## red
==> flow/design.v (excerpt) <==
module simon2share(clk, data_ina, data_inb, data_rdy, cipher_out, Done);
Size: about 3400 cells after synthesis, ~0.033 mm² of cells after synthesis.
clock: 2.5 ns
lec_check: 0
cap_margin: 0
core_margin: 2
core_utilization: 72
cts_cluster_size: 14
place_density: 0.6
slew_margin: 30
tns_end_percent: 65
run.sh (not shown) runs the stock make flow with config.mk's settings and CLKGATE_MAP_FILE=.
From the logs: red reached the end of the flow and failed the layout checks with setup timing.
The inputs of blue differ from those of red as listed below.
- removing CTS_CLUSTER_SIZE (formerly 14)
- changing CORE_UTILIZATION from 72 to 19
- removing TNS_END_PERCENT (formerly 65)
- changing SLEW_MARGIN from 30 to 20
- changing CAP_MARGIN from 0 to 20
- changing the clock period (ns, I/O delays scaled along) from 2.5 to 4.5
Findings:
- Summary of red and blue: one run falls short of a clean finish, namely red.
- The final report for red shows a completed flow and a layout that fails verification, specifically setup timing.
- blue ended up with a lower fraction of area in multi-input gates than red did.
- Relative to red, non-clock buffer count has decreased by about 50% in blue.
- Compared to red, blue has wire length of the first global-routing pass 2.2% higher.
- Final hold slack: blue vs red up 0.40 ns
- Cmp red and blue / final number of setup-violating endpoints / lower: blue
- blue vs red: number of nets in the final layout down by a few percent
- Diff red..blue | level count of the clock H-tree | negligible
- Relative to red, die area increased by 0.13 mm² in blue.
- Clock insertion delay at the later pin of the skew report on blue is up relative to red.
- Compared with red, total number of tap cells in blue increased by more than 100%.
- Total number of vias delta (blue − red): favourable
The inputs of green differ from those of blue as listed below.
- a change of CORE_UTILIZATION from 19 to 40
- an added CTS_CLUSTER_SIZE of 15
- an added CELL_PAD_IN_SITES_DETAIL_PLACEMENT of 1
- a change of SLEW_MARGIN from 20 to 5
- a change of the clock period (ns, I/O delays scaled along) from 4.5 to 5.0
Findings:
green finished all stages; the layout is clean.
The number of remaining DRC errors was comparable across blue and green.
Compared with blue, the router placed more vias in green.
Compared with blue, clock tree buffer count of the final layout in green increased by more than 10%.
green vs. blue: routed length per placed instance +24%; source-to-sink clock delay at the later pin of the worst-skew pair ~0 delta; design area -about 3.6%; area added between synthesis and finish -4.1 points; horizontal die size -about 30%.
green has number of logic stages on the critical path including buffering above what blue had.
In green, floorplan-stage core utilization is higher than in blue.
Die size: green is under blue
Run comparison: blue startpoint of the most critical setup path counter[3]; green startpoint of the most critical setup path counter[0]
Inputs modified between green and orange:
- CELL_PAD_IN_SITES_DETAIL_PLACEMENT no longer set, was 1
- CORE_UTILIZATION now 70, was 40
- CTS_CLUSTER_SIZE now 50, was 15
- PLACE_DENSITY no longer set, was 0.6
- SLEW_MARGIN now 20, was 5
- the clock period (ns, I/O delays scaled along) now 2.58, was 5.0
Notes after the runs:
- Of green and orange, only green finishes the flow clean.
- Although orange finished all stages, its layout failed final checks on setup timing.
- Between orange and green, it is orange whose number of cell rows is lower, by 25.
- Of orange and green, green shows the lower maximum number of pins on one net before global-route repair, with orange above it.
- Overall power after layout sits higher in orange than in green.
- Per the comparison of orange with green, post-detailed-placement cell area increased by about 1% relative to the old numbers, final wirelength decreased by 2.2% relative to the old numbers.
- Compare orange and green | final sum of negative setup slack higher: green
The following lists how purple was set up differently from orange:
- CTS_CLUSTER_DIAMETER now 29, previously not set
- CAP_MARGIN now 0, was 20
- CORE_UTILIZATION now 72, was 70
- PLACE_DENSITY now 0.41, previously not set
- SETUP_SLACK_MARGIN now 0.39, previously not set
==> results <==
- Sort orange and purple by end-of-flow core utilization asc -> top: orange
- For maximum number of pins on one net before global-route repair, orange and purple come out practically identical.
- Status purple: flow complete, layout not clean - setup timing
- [compare] base=orange new=purple: total power of the final layout increased by 8400 µW relative to the old numbers, final total negative setup slack decreased by 1.59 ns relative to the old numbers, count of clock buffers in the final design increased by 71 relative to the old numbers, combinational gate area increased by 1.1% relative to the old numbers.
- In the route summary, purple ends up with a via count exceeding that of orange.
- In the metrics for orange and purple, the one carrying the lower routed length per placed instance is orange.
- purple vs orange, instance count: purple higher
- Route | purple vs orange | wire longer in purple
- Going from orange to purple, the first-pass GRT wire length was found to have gone up by 15000 µm.
Power and IR drop assume default switching activity.
